== run A ==
// axi_dfm_v1_0
module axi_dfm_v1_0(
    input logic s_axi_aclk,
    input logic s_axi_aresetn,
    input  logic [31:0] s_axi_awaddr,
    input  logic        s_axi_awvalid,
    output logic        s_axi_awready,
    input  logic [31:0] s_axi_wdata,
    input  logic        s_axi_wvalid,
    output logic        s_axi_wready,
    output logic s_axi_bvalid,
    input  logic s_axi_bready,
    input  logic [31:0] s_axi_araddr,
    input  logic        s_axi_arvalid,
    output logic        s_axi_arready,
    output logic [31:0] s_axi_rdata,
    output logic        s_axi_rvalid,
    input  logic        s_axi_rready,
    input  logic signal_in,
    output logic signal_done
);
localparam int W = 16;
logic [4:0] gate_en;
logic [4:0] gate_sync;
logic [W-1:0] gate_shift;
logic [W-1:0] gate_total;
logic     [4:0] raw_wr_en;
logic [2*W-1:0] raw_wr_data[5];
logic           reg_wr_en;
logic [2*W-1:0] reg_wr_data;
logic [2*W-1:0] reg_rd_data;
assign s_axi_awready = s_axi_aresetn && s_axi_awvalid && (!s_axi_bvalid || s_axi_bready);
assign s_axi_wready  = s_axi_aresetn && s_axi_wvalid  && (!s_axi_bvalid || s_axi_bready);
assign s_axi_arready = s_axi_aresetn && s_axi_arvalid && (!s_axi_rvalid || s_axi_rready);
assign signal_done = reg_wr_en;
always_ff @(posedge s_axi_aclk or negedge s_axi_aresetn)
begin
    if (!s_axi_aresetn) begin
        gate_shift <= {W{1'b0}};
        gate_total <= {W{1'b0}};
        reg_rd_data <= {(2*W){1'b0}};
        s_axi_bvalid <= 1'b0;
        s_axi_rvalid <= 1'b0;
        s_axi_rdata <= 32'h0000_0000;
    end else begin
        if (s_axi_awready) begin
            case (s_axi_awaddr[7:0])
                8'h00:
                    gate_shift <= s_axi_wdata[W-1:0];
                8'h04:
                    gate_total <= s_axi_wdata[W-1:0];
                default:
                    reg_rd_data <= reg_wr_data;
            endcase
        end
        if (s_axi_arready) begin
            case (s_axi_araddr[7:0])
                8'h00:
                    s_axi_rdata <= {{(32-W){1'b0}}, gate_shift};
                8'h04:
                    s_axi_rdata <= {{(32-W){1'b0}}, gate_total};
                8'h08:
                    s_axi_rdata <= {{(32-W){1'b0}}, reg_rd_data[W-1:0]};
                8'h0C:
  ...
clock: 3.2 ns
lec_check: 0
abc_area: 1
cap_margin: 35
cell_pad_in_sites_global_placement: 2
core_aspect_ratio: 1.65
core_margin: 2
core_utilization: 40
cts_cluster_diameter: 55
cts_cluster_size: 22
gpl_routability_driven: 1
gpl_timing_driven: 0
max_routing_layer: met4
place_density: 0.6
slew_margin: 35
tns_end_percent: 70
run.sh (not shown) runs the stock make flow with config.mk's settings and CLKGATE_MAP_FILE=.
Run A did not stop at any stage, and its layout met the timing, design-rule and antenna checks.
Relative to run A, the following input files were edited for run B:
==> flow/config.mk <==
export PLATFORM = sky130hd
export DESIGN_NAME = axi_dfm_v1_0
export DESIGN_NICKNAME = axi_dfm_v1_0
export VERILOG_FILES = /design/flow/design.v
export SDC_FILE = /design/flow/constraint.sdc
export NUM_CORES = 4
export LEC_CHECK = 0
export CAP_MARGIN = 20
export CORE_MARGIN = 2
export CORE_UTILIZATION = 40
export PLACE_DENSITY = 0.6
export SLEW_MARGIN = 20
==> flow/constraint.sdc <==
create_clock -name core_clock -period 3.55 [get_ports {s_axi_aclk}]
set_input_delay 0.7100 -clock core_clock [delete_from_list [all_inputs] [get_ports {s_axi_aclk}]]
set_output_delay 0.7100 -clock core_clock [all_outputs]
set_load 0.01 [all_outputs]
Notes after the runs:
- The worst setup slack reported for run B is greater than that of run A by 0.16 ns.
- From run A to run B the numbers moved as follows: average cell area after synthesis shows an increase of 43%, sequential share of layout area shows an increase of 2.0 points, detailed-routed wire length on met3 shows an increase of 57%.
- Compared with run A, in run B non-clock buffer contribution to total cell area went down by 1.9 points; global-route usage went down by 7.0 points; count of inverters not on the clock network in the layout went down by about 80%; H-tree depth went up by 1.
- Of the two values seen for topmost layer with routed signal wires, met4 was produced by run A and met5 by run B.
For run C, these inputs were changed with respect to run B:
diff --git a/flow/config.mk b/flow/config.mk
--- a/flow/config.mk
+++ b/flow/config.mk
@@ -8,5 +8,6 @@
 export CAP_MARGIN = 20
 export CORE_MARGIN = 2
-export CORE_UTILIZATION = 40
+export CORE_UTILIZATION = 70
+export CTS_CLUSTER_SIZE = 25
 export PLACE_DENSITY = 0.6
 export SLEW_MARGIN = 20
==> flow/constraint.sdc <==
create_clock -name core_clock -period 2.05 [get_ports {s_axi_aclk}]
set_input_delay 0.4100 -clock core_clock [delete_from_list [all_inputs] [get_ports {s_axi_aclk}]]
set_output_delay 0.4100 -clock core_clock [all_outputs]
set_load 0.01 [all_outputs]
Notes after the runs:
Result for run C and run B: all clean
Looking at fraction of area in clock buffers and inverters, run C sits below run B.
For the worst path arrival time, run C came in 0.09 ns higher than run B did.
In the metrics for run C and run B, the one carrying the lower logic share of the area is run C.
Clock buffer count in the final layout on run C is down relative to run B.
When run C is measured against run B, its total wire length after detailed routing turns out about 5% higher.
Run C vs run B, source of the critical timing path: gate_total[7] vs s_axi_aresetn
On setup slack after layout: run C sits below run B.
Run C vs run B, kind of path behind the tightest hold check: input pin to async pin vs register to register
Diff run C and run B: count of H-tree levels built during CTS lower in run C
Run C vs run B: proportion of total power due to net switching down in run C
Post-cts sizing count sits higher in run C than in run B.
Going from run B to run C, the global-route usage was found to have gone up by 16 points.

========
== red ==
axi_dfm_v1_0 again, from the RTL that the note above started with.
clock: 3.55 ns
lec_check: 0
cap_margin: 20
core_margin: 2
core_utilization: 40
place_density: 0.6
setup_slack_margin: 0.62
slew_margin: 20
red completed end to end with timing, DRC and antenna clean.
Input changes introduced in blue (baseline for comparison: red):
-- flow/config.mk --
<<< red, line 11
export PLACE_DENSITY = 0.6
export SETUP_SLACK_MARGIN = 0.62
export SLEW_MARGIN = 20
>>> blue, line 11
export PLACE_DENSITY = 0.6
export SLEW_MARGIN = 20
==> flow/constraint.sdc <==
create_clock -name core_clock -period 5.0 [get_ports {s_axi_aclk}]
set_input_delay 1.0000 -clock core_clock [delete_from_list [all_inputs] [get_ports {s_axi_aclk}]]
set_output_delay 1.0000 -clock core_clock [all_outputs]
set_load 0.01 [all_outputs]
[summary]
Looking at initial antenna violation count, blue sits 1 below red. Diff red..blue | largest fanout on the critical path | unchanged. Per the comparison of blue with red, H-tree depth now sits lower; met1 routed wirelength after detailed routing now sits higher; non-filler instance count after layout now sits lower; routed wire length now sits higher. The total instance count after detailed placement number comes out higher for red vs blue. Taking red over blue, the final total power ratio works out to 1.5. Growth of design area from synthesis to finish: lower on blue.
## Diff of input files: green against blue
-- flow/config.mk --
<<< blue, line 9
export CORE_MARGIN = 2
export CORE_UTILIZATION = 40
export PLACE_DENSITY = 0.6
export SLEW_MARGIN = 20
>>> green, line 9
export CORE_MARGIN = 2
export CORE_UTILIZATION = 72
export PLACE_DENSITY = 0.78
export SLEW_MARGIN = 20
==> flow/constraint.sdc <==
create_clock -name core_clock -period 1.98 [get_ports {s_axi_aclk}]
set_input_delay 0.3960 -clock core_clock [delete_from_list [all_inputs] [get_ports {s_axi_aclk}]]
set_output_delay 0.3960 -clock core_clock [all_outputs]
set_load 0.01 [all_outputs]
[summary]
- green vs blue — cell count dropped by a little under 10%
- Changes observed in green relative to blue: final worst slack now smaller; sum of internal, switching and leakage power climbed 160%; width of the die went down.
- Diff blue -> green: count of clock-buffer cells in the layout decreased about 3.5%; source-to-sink clock delay at the later pin of the worst-skew pair saw a decrease; placed wire-length estimate increased by about 9% relative to the old numbers; share of final layout cell area taken by non-clock buffers picked up an extra 3.9 points; floorplan die height shows a reduction of 25%.
- Against blue, green comes in 1.52 ns lower on required time at the endpoint of the critical path.
- Against blue, green comes in about 18% higher on placer congestion estimate.
- The final report for green shows a completed flow and a layout that fails verification, specifically negative setup slack.
The following lists how orange was set up differently from green:
-- flow/config.mk --
<<< green, line 9
export CORE_MARGIN = 2
export CORE_UTILIZATION = 72
export PLACE_DENSITY = 0.78
export SLEW_MARGIN = 20
>>> orange, line 9
export CORE_MARGIN = 2
export CORE_UTILIZATION = 51
export PLACE_DENSITY = 0.6
export SLEW_MARGIN = 20
==> flow/constraint.sdc <==
create_clock -name core_clock -period 3.55 [get_ports {s_axi_aclk}]
set_input_delay 0.7100 -clock core_clock [delete_from_list [all_inputs] [get_ports {s_axi_aclk}]]
set_output_delay 0.7100 -clock core_clock [all_outputs]
set_load 0.01 [all_outputs]
[summary]
Of green and orange, only orange finishes the flow clean.
In green the implementation completed, yet the final layout does not meet the checks, the culprit being negative setup slack.
The launch point of the worst path comes out s_axi_aresetn in one run and gate_total[5] in the other, namely in orange and green respectively.
Minimum setup slack after placement ends up lower on green.
Delta(relative area change from synthesis to final layout, orange - green) < 0
Going from green to orange, the non-clock buffer count was found to have gone down by 123.
Compared with green, in orange setup slack of the most critical reg-to-reg path increased by 1.02 ns relative to the old numbers, summed area of non-filler cells in the final layout decreased by 0.0010 sq mm relative to the old numbers, cell count after placement increased by about 3.5% relative to the old numbers, share of total power in combinational logic decreased by 2.9 points relative to the old numbers, combinational share of cell area increased by 0.68 points relative to the old numbers.
Clock share of power: green and orange compared, higher one is orange
Relative to green, the total power measured on orange has decreased by more than a quarter.
Setup changes, orange to purple
-- flow/config.mk --
<<< orange, line 9
export CORE_MARGIN = 2
export CORE_UTILIZATION = 51
export PLACE_DENSITY = 0.6
>>> purple, line 9
export CORE_MARGIN = 2
export CORE_UTILIZATION = 65
export PLACE_DENSITY = 0.6
==> flow/constraint.sdc <==
create_clock -name core_clock -period 2.52 [get_ports {s_axi_aclk}]
set_input_delay 0.5040 -clock core_clock [delete_from_list [all_inputs] [get_ports {s_axi_aclk}]]
set_output_delay 0.5040 -clock core_clock [all_outputs]
set_load 0.01 [all_outputs]
## What came out
Floorplan core density was lower in orange than in purple.
Share of the core filled with cells in purple vs orange: up 16 points
Summary — maximum number of pins on one net before global-route repair, purple relative to orange: higher, by 1.
Sort purple and orange by floorplan row count, ascending, and purple comes first.
[diff] register-to-register setup slack, purple relative to orange: regression
Finished, but not clean: purple, with negative hold slack.
Wire length, purple and orange, higher one = orange.
In the metrics for purple and orange, the one carrying the lower reported combinational group power is orange.
Between purple and orange, it is purple whose final hold violation count is higher, by 6.
Changes observed in purple relative to orange: non-clock buffer count has increased; power per cell area has increased; power dissipated in sequential cells has increased.

========
Starting RTL as in the previous note.
Design axi_dfm_v1_0, start of the top module:
module axi_dfm_v1_0(
    input logic s_axi_aclk,
    input logic s_axi_aresetn,
    input  logic [31:0] s_axi_awaddr,
    input  logic        s_axi_awvalid,
    output logic        s_axi_awready,
    input  logic [31:0] s_axi_wdata,
    input  logic        s_axi_wvalid,
    output logic        s_axi_wready,
    output logic s_axi_bvalid,
    input  logic s_axi_bready,
    input  logic [31:0] s_axi_araddr,
    input  logic        s_axi_arvalid,
    output logic        s_axi_arready,
    output logic [31:0] s_axi_rdata,
    output logic        s_axi_rvalid,
    input  logic        s_axi_rready,
    input  logic signal_in,
    output logic signal_done
);
make LEC_CHECK=0 ABC_AREA=0 CAP_MARGIN=20 CELL_PAD_IN_SITES_DETAIL_PLACEMENT=0 CORE_ASPECT_RATIO=1.32 CORE_MARGIN=2 CORE_UTILIZATION=72 CTS_CLUSTER_SIZE=15 PLACE_DENSITY=0.77 SETUP_SLACK_MARGIN=-0.04 SLEW_MARGIN=20 finish   # period 1.97 ns
The first run finished but failed the layout checks on setup timing.
Edit:
ABC_AREA = 1   (was 0)
CELL_PAD_IN_SITES_DETAIL_PLACEMENT = default   (was 0)
CORE_ASPECT_RATIO = 0.72   (was 1.32)
CTS_CLUSTER_DIAMETER = 399   (was default)
CTS_CLUSTER_SIZE = 99   (was 15)
PLACE_DENSITY = 0.38   (was 0.77)
SETUP_SLACK_MARGIN = 0.47   (was -0.04)
=> This time the run did not get past 5_1_grt (DRT-9419). Synthesized cell count rises by 50%. Die size rises by 4.7%. Area after synthesis rises by 4.8%.
Edit:
CORE_ASPECT_RATIO = default   (was 0.72)
CTS_CLUSTER_DIAMETER = default   (was 399)
CTS_CLUSTER_SIZE = 16   (was 99)
SETUP_SLACK_MARGIN = 0.09   (was 0.47)
With this change the flow finished with timing, DRC and antenna clean; synthesized cell count is unchanged; die size hardly moves; synthesized area is unchanged.
Edit:
ABC_AREA = 0   (was 1)
CELL_PAD_IN_SITES_DETAIL_PLACEMENT = 0   (was default)
CORE_ASPECT_RATIO = 1.35   (was default)
CTS_CLUSTER_SIZE = 83   (was 16)
PLACE_DENSITY = 0.77   (was 0.38)
SETUP_SLACK_MARGIN = -0.04   (was 0.09)
SLEW_MARGIN = 40   (was 20)
Effect: The new run finished but fails on setup timing. Sequential share of layout area goes up by 1.1 points. Routed wire length goes down by a little under a tenth. Setup slack gets worse by 0.26 ns. Synthesized cell count goes down by a quarter to a third. Power goes up by a quarter to a third. Final area goes down by a few percent. Synthesized area goes down by a few percent. Sequential cell count does not change. Die area goes down by a few percent.
Edit:
CORE_ASPECT_RATIO = 0.63   (was 1.35)
CORE_UTILIZATION = 65   (was 72)
PLACE_DENSITY = default   (was 0.77)
PLACE_DENSITY_LB_ADDON = 0.05   (was default)
SETUP_SLACK_MARGIN = 0.5   (was -0.04)
SLEW_MARGIN = 20   (was 40)
- The new run finished with setup timing left
- fmax rose by 2.8%
- hold slack is worse by 0.11 ns
- combinational power rose by 41%
- final cell count rose by 4.6%
- total power rose by 11%
- setup slack is better by 0.058 ns
- clock skew hardly moves
- register-to-register slack is better by 0.06 ns
- critical path depth rose by 1
- area after synthesis is unchanged
Edit:
ABC_AREA = default   (was 0)
CAP_MARGIN = 0   (was 20)
CELL_PAD_IN_SITES_DETAIL_PLACEMENT = default   (was 0)
CORE_ASPECT_RATIO = default   (was 0.63)
CORE_UTILIZATION = 72   (was 65)
CTS_CLUSTER_SIZE = 14   (was 83)
PLACE_DENSITY_LB_ADDON = default   (was 0.05)
SETUP_SLACK_MARGIN = default   (was 0.5)
What happened: The changed run finished with setup timing left. Total power is lower by a few percent. Routed wire length is lower by a little under a tenth. Area after synthesis is unchanged. Combinational power is lower by a quarter to a third. Global-route usage is higher by 2.8 points.

========
Setup of quartz:
Starting RTL as in the previous note.
Settings: LEC_CHECK=0, CAP_MARGIN=0, CELL_PAD_IN_SITES_DETAIL_PLACEMENT=0, CORE_MARGIN=8, CORE_UTILIZATION=39, CTS_CLUSTER_DIAMETER=330, CTS_CLUSTER_SIZE=25, GPL_ROUTABILITY_DRIVEN=1, HOLD_SLACK_MARGIN=0.3, MIN_ROUTING_LAYER=met2, PLACE_DENSITY_LB_ADDON=0.24, SLEW_MARGIN=35, TNS_END_PERCENT=100; clock period 3.45 ns.
Relative to quartz, the following input files were edited for indigo:
Settings: CTS_CLUSTER_DIAMETER removed (was 330); CORE_MARGIN changed from 8 to 2; MIN_ROUTING_LAYER removed (was met2); GPL_ROUTABILITY_DRIVEN removed (was 1); SLEW_MARGIN changed from 35 to 20; CAP_MARGIN changed from 0 to 20; CORE_UTILIZATION changed from 39 to 68; PLACE_DENSITY_LB_ADDON removed (was 0.24); CTS_CLUSTER_SIZE removed (was 25); HOLD_SLACK_MARGIN removed (was 0.3); TNS_END_PERCENT removed (was 100); CELL_PAD_IN_SITES_DETAIL_PLACEMENT removed (was 0); the clock period (ns, I/O delays scaled along) changed from 3.45 to 3.71.
==> comparison <==
- indigo went all the way through synthesis, placement and routing and the layout is clean on timing, DRC and antenna.
- What indigo reported for core footprint has to be multiplied by 1.8 to get the figure for quartz.
- quartz has a lower total power than indigo.
- Against quartz, indigo reports a power per cell area that is higher.
- Taking quartz as the reference, in indigo count of clock buffers in the final design went up, width of the die lower.
- Synthesis-to-finish area growth in indigo is 2.7 points above quartz.
- Compare quartz and indigo | diode insertion count for antenna repair lower: indigo
- Post-route clock period utilization ended up 4.1 points higher on indigo than on quartz.
- The routed wire length of indigo is lower than that of quartz.
Input changes introduced in nickel (baseline for comparison: indigo):
Settings: PLACE_DENSITY newly set to 0.6; CORE_UTILIZATION changed from 68 to 40; the clock period (ns, I/O delays scaled along) changed from 3.71 to 5.03.
--- outcome ---
Looking only at share of the clock period used by the worst path after layout, and setting everything else aside, the lower value of nickel and indigo goes to nickel. Sort nickel and indigo by tightest slew margin relative to the limit, ascending, and nickel comes first. Lower global-route usage was reported by nickel, not indigo. Note that the combinational power recorded for nickel amounts to 0.73 times the value seen in indigo. On critical path data required time: nickel sits above indigo. indigo → nickel: non-filler instance count after layout +about 12%, via count -243. Changes observed in nickel relative to indigo: share of the core filled with cells decreased 31 points; number of placement rows increased 32%; die area increased 68%.
Power is estimated from default activity; no workload was simulated.
